Setup of job 101:
Design cordic_rotation_top, start of the top module:
module cordic_rotation_top#(parameter data_width=16,cordic_steps=16,angle_width=20)(
    input clk,
    input nreset,
    input enable,
    input signed [data_width-1:0] x_vec_in,
    input signed [data_width-1:0] y_vec_in,
    input [angle_width-1:0] target_angle,
    output wire signed  [data_width-1:0] x_vec_out,
    output wire signed  [data_width-1:0] y_vec_out,
    output reg done
    );
For scale: ~8,100 cells after synthesis, about 1,100 flip-flops.
make LEC_CHECK=0 CAP_MARGIN=25 CORE_MARGIN=2 CORE_UTILIZATION=70 CTS_CLUSTER_SIZE=21 GPL_TIMING_DRIVEN=1 HOLD_SLACK_MARGIN=-0.0 MAX_ROUTING_LAYER=met5 MIN_ROUTING_LAYER=met1 PLACE_DENSITY_LB_ADDON=0.11 SLEW_MARGIN=35 TNS_END_PERCENT=30 finish   # period 5.94 ns
run.sh (not shown) runs the stock make flow with config.mk's settings and CLKGATE_MAP_FILE=.
Setup changes, job 101 to job 102
-- flow/config.mk --
<<< job 101, line 8
>>> job 102, line 8
export ABC_AREA = 1
<<< job 101, line 10
export CORE_UTILIZATION = 70
>>> job 102, line 11
export CORE_UTILIZATION = 72
export CTS_CLUSTER_DIAMETER = 99
<<< job 101, line 12
>>> job 102, line 14
export GPL_ROUTABILITY_DRIVEN = 0
<<< job 101, line 18
export TNS_END_PERCENT = 30
>>> job 102, line 21
export TNS_END_PERCENT = 55
==> flow/constraint.sdc <==
create_clock -name core_clock -period 4.81 [get_ports {clk}]
set_input_delay 0.9620 -clock core_clock [delete_from_list [all_inputs] [get_ports {clk}]]
set_output_delay 0.9620 -clock core_clock [all_outputs]
set_load 0.01 [all_outputs]
### Flow results
- Compare job 101 and job 102 | worst setup slack lower: job 102
- Higher number of ordinary and repair buffers in the finished layout among job 101 and job 102: job 102
- [job 102 vs job 101] switching part of the total: higher in job 102
[inputs] job 103 vs job 102
==> flow/config.mk <==
export PLATFORM = sky130hd
export DESIGN_NAME = cordic_rotation_top
export DESIGN_NICKNAME = cordic_rotation_top
export VERILOG_FILES = /design/flow/design.v
export SDC_FILE = /design/flow/constraint.sdc
export NUM_CORES = 4
export LEC_CHECK = 0
export CAP_MARGIN = 20
export CORE_MARGIN = 2
export CORE_UTILIZATION = 54
export PLACE_DENSITY = 0.6
export SLEW_MARGIN = 20
==> flow/constraint.sdc <==
create_clock -name core_clock -period 5.86 [get_ports {clk}]
set_input_delay 1.1720 -clock core_clock [delete_from_list [all_inputs] [get_ports {clk}]]
set_output_delay 1.1720 -clock core_clock [all_outputs]
set_load 0.01 [all_outputs]
## What came out
Looking at post-route worst setup slack, job 103 sits 0.17 ns higher than job 102 does. Via count: job 103 better than job 102. Note that the power dissipated in the clock network recorded for job 103 amounts to 1.5 times the value seen in job 102.
Relative to job 103, the following input files were edited for job 104:
-- flow/config.mk --
<<< job 103, line 10
export CORE_UTILIZATION = 54
export PLACE_DENSITY = 0.6
>>> job 104, line 10
export CORE_UTILIZATION = 72
export PLACE_DENSITY = 0.67
==> flow/constraint.sdc <==
create_clock -name core_clock -period 5.2 [get_ports {clk}]
set_input_delay 1.0400 -clock core_clock [delete_from_list [all_inputs] [get_ports {clk}]]
set_output_delay 1.0400 -clock core_clock [all_outputs]
set_load 0.01 [all_outputs]
- The run with more setup slack is job 103; job 104 has less.
- Job 104 ends up with higher non-clock buffer count than job 103 does.
- Job 104 -> stages 100% | layout checks FAIL | setup timing
- Re number of CTS-inserted buffers: job 104 and job 103 aren't equal, and the higher value belongs to job 103.
- Sort job 104 and job 103 by met2 usage in global routing, ascending, and job 103 comes first.
- Diff job 103 -> job 104: multi-input logic portion of the cell area fell 0.28 points; design area rose 3.9%; end-of-flow core utilization rose 23 points; final critical path time including I/O delays and setup fell 0.31 ns.
### job 104 -> job 105
-- flow/config.mk --
<<< job 104, line 11
export PLACE_DENSITY = 0.67
>>> job 105, line 11
export CTS_CLUSTER_DIAMETER = 98
export CTS_CLUSTER_SIZE = 25
export PLACE_DENSITY = 0.64
==> flow/constraint.sdc <==
create_clock -name core_clock -period 4.5 [get_ports {clk}]
set_input_delay 0.9000 -clock core_clock [delete_from_list [all_inputs] [get_ports {clk}]]
set_output_delay 0.9000 -clock core_clock [all_outputs]
set_load 0.01 [all_outputs]
==> comparison <==
Job 105 terminated abnormally: global routing (5_1_grt) reported GRT-0232. Initial standard-cell utilization of the core: job 105 vs job 104 identical. Taking job 104 as the reference, in job 105 placer congestion estimate flat; placed instance area climbed about 9%; cell count listed in synth_stat.txt level. Diff job 105..job 104 | flip-flop and latch count after synthesis | unchanged. Number of placed cells counting well taps: job 105 > job 104.

---

Starting RTL as in the previous note.
Design cordic_rotation_top, start of the top module:
module cordic_rotation_top#(parameter data_width=16,cordic_steps=16,angle_width=20)(
    input clk,
    input nreset,
    input enable,
    input signed [data_width-1:0] x_vec_in,
    input signed [data_width-1:0] y_vec_in,
    input [angle_width-1:0] target_angle,
    output wire signed  [data_width-1:0] x_vec_out,
    output wire signed  [data_width-1:0] y_vec_out,
    output reg done
    );
Settings: LEC_CHECK=0, ABC_AREA=1, CAP_MARGIN=20, CORE_MARGIN=2, CORE_UTILIZATION=70, CTS_CLUSTER_DIAMETER=204, CTS_CLUSTER_SIZE=36, PLACE_DENSITY=0.82, SETUP_SLACK_MARGIN=0.57, SLEW_MARGIN=20; clock period 2.98 ns.
The first run never finished: it broke off in global routing on GRT-0116.
Then changed:
ABC_AREA = unset   (was 1)
CORE_UTILIZATION = 40   (was 70)
CTS_CLUSTER_DIAMETER = unset   (was 204)
CTS_CLUSTER_SIZE = unset   (was 36)
PLACE_DENSITY = 0.6   (was 0.82)
SETUP_SLACK_MARGIN = unset   (was 0.57)
clock period = 5.86 ns   (was 2.98 ns; I/O delays follow)
The new run finished clean.
Synthesized cell count decreases by 17%.
Die size rose by 68%.
Synthesized area came out lower by 3.5%.
Then changed:
CORE_UTILIZATION = 72   (was 40)
PLACE_DENSITY = 0.67   (was 0.6)
SETUP_SLACK_MARGIN = -0.3   (was unset)
clock period = 4.39 ns   (was 5.86 ns; I/O delays follow)
Effect:
- Now the flow died in global routing (GRT-0232)
- synthesized area is unchanged
- synthesized cell count does not change
- die area shrinks by well over a third
Then changed:
CTS_CLUSTER_DIAMETER = 384   (was unset)
PLACE_DENSITY = 0.6   (was 0.67)
SETUP_SLACK_MARGIN = unset   (was -0.3)
TNS_END_PERCENT = 5   (was unset)
clock period = 5.07 ns   (was 4.39 ns; I/O delays follow)
This time the run finished but failed the layout checks on setup timing.
Area after synthesis is unchanged.
Die area is unchanged.
Synthesized cell count does not change.
Then changed:
CTS_CLUSTER_DIAMETER = unset   (was 384)
PLACE_DENSITY = unset   (was 0.6)
PLACE_DENSITY_LB_ADDON = 0.21   (was unset)
SETUP_SLACK_MARGIN = 1.5   (was unset)
TNS_END_PERCENT = unset   (was 5)
Result: Now the flow reached the layout checks and failed them: capacitance limit, slew limit, setup timing; cell count grows by 1.2%; global-route usage went up by 1.0 points; critical path depth grows by 3; clock power shrinks by 4.6%; register-to-register slack degrades by 1.4 ns; power fell by 0.37%; combinational power grows by 19%; die area stays the same.
Then changed:
CTS_CLUSTER_DIAMETER = 52   (was unset)
PLACE_DENSITY_LB_ADDON = 0.19   (was 0.21)
SETUP_SLACK_MARGIN = 1.16   (was 1.5)
clock period = 3.91 ns   (was 5.07 ns; I/O delays follow)
=> Now the flow did not get past clock tree synthesis on DPL-0033. Die area is unchanged. Synthesized cell count does not change. Area after synthesis is unchanged.

---

## the previous run
The RTL this note starts from:
==> flow/design.v <==
`timescale 1ns / 1ps
module stages_rotation #(parameter data_width=16,angle_width=16,cordic_steps=16,stage_number=1)(
    input clk,
    input nreset,
    input enable,
    input signed [data_width-1:0] x_vec_in,
    input signed [data_width-1:0] y_vec_in,
    input signed [angle_width-1:0]angle_in,
    input signed [angle_width-1:0]target_angle,
    output signed [data_width-1:0] x_vec_out,
    output signed [data_width-1:0] y_vec_out,
    output reg signed [angle_width-1:0]angle_out,
    output reg signed [angle_width-1:0]target_angle_out,
    output reg done
    );
    wire signed [angle_width-1:0] atan [cordic_steps-1:0];
    assign atan[0] = 20'h02000; 
    assign atan[1] = 20'h012E4;
    assign atan[2] = 20'h009FB;
    assign atan[3] = 20'h00511;
    assign atan[4] = 20'h0028B;
    assign atan[5] = 20'h00145;
    assign atan[6] = 20'h000A2;
    assign atan[7] = 20'h00051;
    assign atan[8] = 20'h00028;
    assign atan[9] = 20'h00014;
    assign atan[10] = 20'h0000A;
    assign atan[11] = 20'h00005;
    assign atan[12] = 20'h00002;
    assign atan[13] = 20'h00001;
    assign atan[14] = 20'h00000;
    assign atan[15] = 20'h00000;
    reg signed [data_width-1:0]x_temp_out,y_temp_out;
    assign x_vec_out = x_temp_out;
    assign y_vec_out = y_temp_out;
    always @(posedge clk) begin
        if (~nreset) begin
            x_temp_out <= $signed({data_width{1'b0}});
            y_temp_out <= $signed({data_width{1'b0}});
				angle_out <= 0;
            done <= 1'b0;
        end
        else begin
            if (enable) begin
                if ($signed(target_angle) <= $signed(angle_in)) begin
                    x_temp_out <= x_vec_in + (y_vec_in>>>(stage_number-1));
                    y_temp_out <= y_vec_in - (x_vec_in>>>(stage_number-1));
                    angle_out <= angle_in - atan[stage_number-1];
                end
                else begin
                    x_temp_out <= x_vec_in - (y_vec_in>>>(stage_number-1));
                    y_temp_out <= y_vec_in + (x_vec_in>>>(stage_number-1));
                    angle_out <= angle_in + atan[(stage_number-1)];
                end
                target_angle_out <= target_angle;
                done <= 1'b1;
            end
            else begin
                x_temp_out <= $signed({data_width{1'b0}});
                y_temp_out <= $signed({data_width{1'b0}});
					 angle_out <= 0;
                done <= 1'b0;
            end
        end
    end
endmodule
`timescale 1ns / 1ps
module cordic_rotation_top#(parameter data_width=16,cordic_steps=16,angle_width=20)(
    input clk,
    input nreset,
    input enable,
    input signed [data_width-1:0] x_vec_in,
    input signed [data_width-1:0] y_vec_in,
    input [angle_width-1:0] target_angle,
    output wire signed  [data_width-1:0] x_vec_out,
    output wire signed  [data_width-1:0] y_vec_out,
    output reg done
    );
    wire signed [data_width-1:0] x [0:cordic_steps-1];
    wire signed [data_width-1:0] y [0:cordic_steps-1];
    wire signed [angle_width-1:0] angle_stages [0:cordic_steps-1];
    wire [1:cordic_steps] status;
	 reg signed [data_width-1+16:0] temp_x_vec_out,temp_y_vec_out;
	 wire done_last_stage;
	 reg signed [data_width-1:0] temp_x_vec_in,temp_y_vec_in;
	 reg [angle_width-1:0]temp_t_ang;
	 wire signed [angle_width-1:0] temp_target_angle [0:cordic_steps-1];
	 reg temp_enable;
	 always @(posedge clk) begin
		if(~nreset) begin
			temp_x_vec_in <= {data_width{1'b0}};
			temp_y_vec_in <= {data_width{1'b0}};
			temp_t_ang <= {angle_width{1'b0}};
			temp_enable <= 1'b0;
		end
		else begin
			if (enable) begin
				temp_enable <= 1'b1;				
				if ($signed(target_angle)>=$signed(20'h04000)) begin
				    if ($signed(target_angle)>=$signed(20'h08000)) begin
				        if ($signed(target_angle)>=$signed(20'h0C000)) begin
				            temp_x_vec_in <= x_vec_in;
                            temp_y_vec_in <= y_vec_in;
                            temp_t_ang <= $signed(target_angle) - $signed(20'h10000);
   				        end
				        else begin
				            temp_x_vec_in <= -x_vec_in;
                            temp_y_vec_in <= -y_vec_in;
                            temp_t_ang <= $signed(target_angle) - $signed(20'h08000);
				        end
				    end
				    else begin
                        temp_x_vec_in <= -x_vec_in;
                        temp_y_vec_in <= -y_vec_in;
                        temp_t_ang <= $signed(target_angle) - $signed(20'h08000);
  				    end
				end
                else if ($signed(target_angle)<=$signed(-20'h04000)) begin
                    if ($signed(target_angle)<=$signed(-20'h08000)) begin
                        if ($signed(target_angle)<=$signed(-20'h0C000)) begin
				            temp_x_vec_in <= x_vec_in;
                            temp_y_vec_in <= y_vec_in;
                            temp_t_ang <= $signed(target_angle) + $signed(20'h10000);
                        end
                        else begin
				            temp_x_vec_in <= -x_vec_in;
                            temp_y_vec_in <= -y_vec_in;
                            temp_t_ang <= $signed(target_angle) + $signed(20'h08000);
                        end
                    end
                    else begin
                        temp_x_vec_in <= -x_vec_in;
                        temp_y_vec_in <= -y_vec_in;
                        temp_t_ang <= $signed(target_angle) + $signed(20'h08000);
                    end
                end
				else begin
					temp_x_vec_in <= x_vec_in;
					temp_y_vec_in <= y_vec_in;
					temp_t_ang <= $signed(target_angle);
				end
			end
			else begin
				temp_enable <= 1'b0;
				temp_x_vec_in <= {data_width{1'b0}};
				temp_y_vec_in <= {data_width{1'b0}};
				temp_t_ang <= {angle_width{1'b0}};
			end
		end
	 end
    assign status[1] = temp_enable;
    assign x[0] = temp_x_vec_in;
    assign y[0] = temp_y_vec_in;
    assign angle_stages[0] = {angle_width{1'b0}};
    assign temp_target_angle[0] = temp_t_ang;
    genvar i;
    generate
        for (i=1;i<cordic_steps-1;i=i+1) begin:gen_rotation
            stages_rotation #(
                .data_width(data_width),
                .angle_width(angle_width),
                .cordic_steps(cordic_steps),
                .stage_number(i)
                )
            first(
                .clk(clk),
                .nreset(nreset),
                .enable(status[i]),
                .x_vec_in(x[i-1]),
                .y_vec_in(y[i-1]),
                .angle_in(angle_stages[i-1]),
                .target_angle(temp_target_angle[i-1]),
                .x_vec_out(x[i]),
                .y_vec_out(y[i]),
                .angle_out(angle_stages[i]),
                .target_angle_out(temp_target_angle[i]),
                .done(status[i+1])
                );
        end
    endgenerate
    stages_rotation #(
        .data_width(data_width),
        .angle_width(angle_width),
        .cordic_steps(cordic_steps),
        .stage_number(cordic_steps-1)
        )
    last(
        .clk(clk),
        .nreset(nreset),
        .enable(status[cordic_steps-1]),
        .x_vec_in(x[cordic_steps-2]),
        .y_vec_in(y[cordic_steps-2]),
        .angle_in(angle_stages[cordic_steps-2]),
        .target_angle(temp_target_angle[cordic_steps-2]),
        .x_vec_out(x[cordic_steps-1]),
        .y_vec_out(y[cordic_steps-1]),
        .angle_out(angle_stages[cordic_steps-1]),
        .target_angle_out(temp_target_angle[cordic_steps-1]),
        .done(done_last_stage)
        );
    reg counter;
	assign x_vec_out = temp_x_vec_out[data_width+7:8];
	assign y_vec_out = temp_y_vec_out[data_width+7:8];
	 always @(posedge clk) begin
        if (~nreset) begin
            done <= 1'b0;
        end
        else begin
            done <= done_last_stage;
            if (done_last_stage) begin
                    temp_x_vec_out <= $signed(x[cordic_steps-1])*$signed(16'b0000000010011011);
                    temp_y_vec_out <= $signed(y[cordic_steps-1])*$signed(16'b0000000010011011);
            end
        end
    end
endmodule
make LEC_CHECK=0 CAP_MARGIN=20 CORE_MARGIN=2 CORE_UTILIZATION=71 CTS_CLUSTER_SIZE=25 PLACE_DENSITY=0.64 SETUP_SLACK_MARGIN=-0.32 SLEW_MARGIN=20 finish   # period 4.5 ns
The previous run: flow complete, layout not clean; failing: setup timing
Edits applied to the flow inputs when going from the previous run to the current run:
- CTS_CLUSTER_SIZE removed (was 25)
- CORE_UTILIZATION changed from 71 to 72
- CTS_CLUSTER_DIAMETER newly set to 52
- PLACE_DENSITY removed (was 0.64)
- SETUP_SLACK_MARGIN changed from -0.32 to 1.16
- the clock period (ns, I/O delays scaled along) changed from 4.5 to 5.72
Findings:
- Both conditions hold for the current run: the flow ran to the end and the final layout passed the timing, design-rule and antenna checks.
- Of the current run and the previous run, it is the current run that has the lower final standard cell area without fillers.
- Run comparison: the current run first element of the critical path gen_rotation[12].first.angle_out[18]; the previous run first element of the critical path gen_rotation[11].first.target_angle_out[1]
- Comparing tightest hold margin for the previous run and the current run, the bigger number came from the previous run.
- [compare] base=the previous run new=the current run: wire length of the first global-routing pass fell by about 9%, non-clock buffer count went down 951, leakage power now sits lower, wire length on met1 down 14%, routed wire length lower.
No activity file was given, so power comes from the tool's default toggle rates.
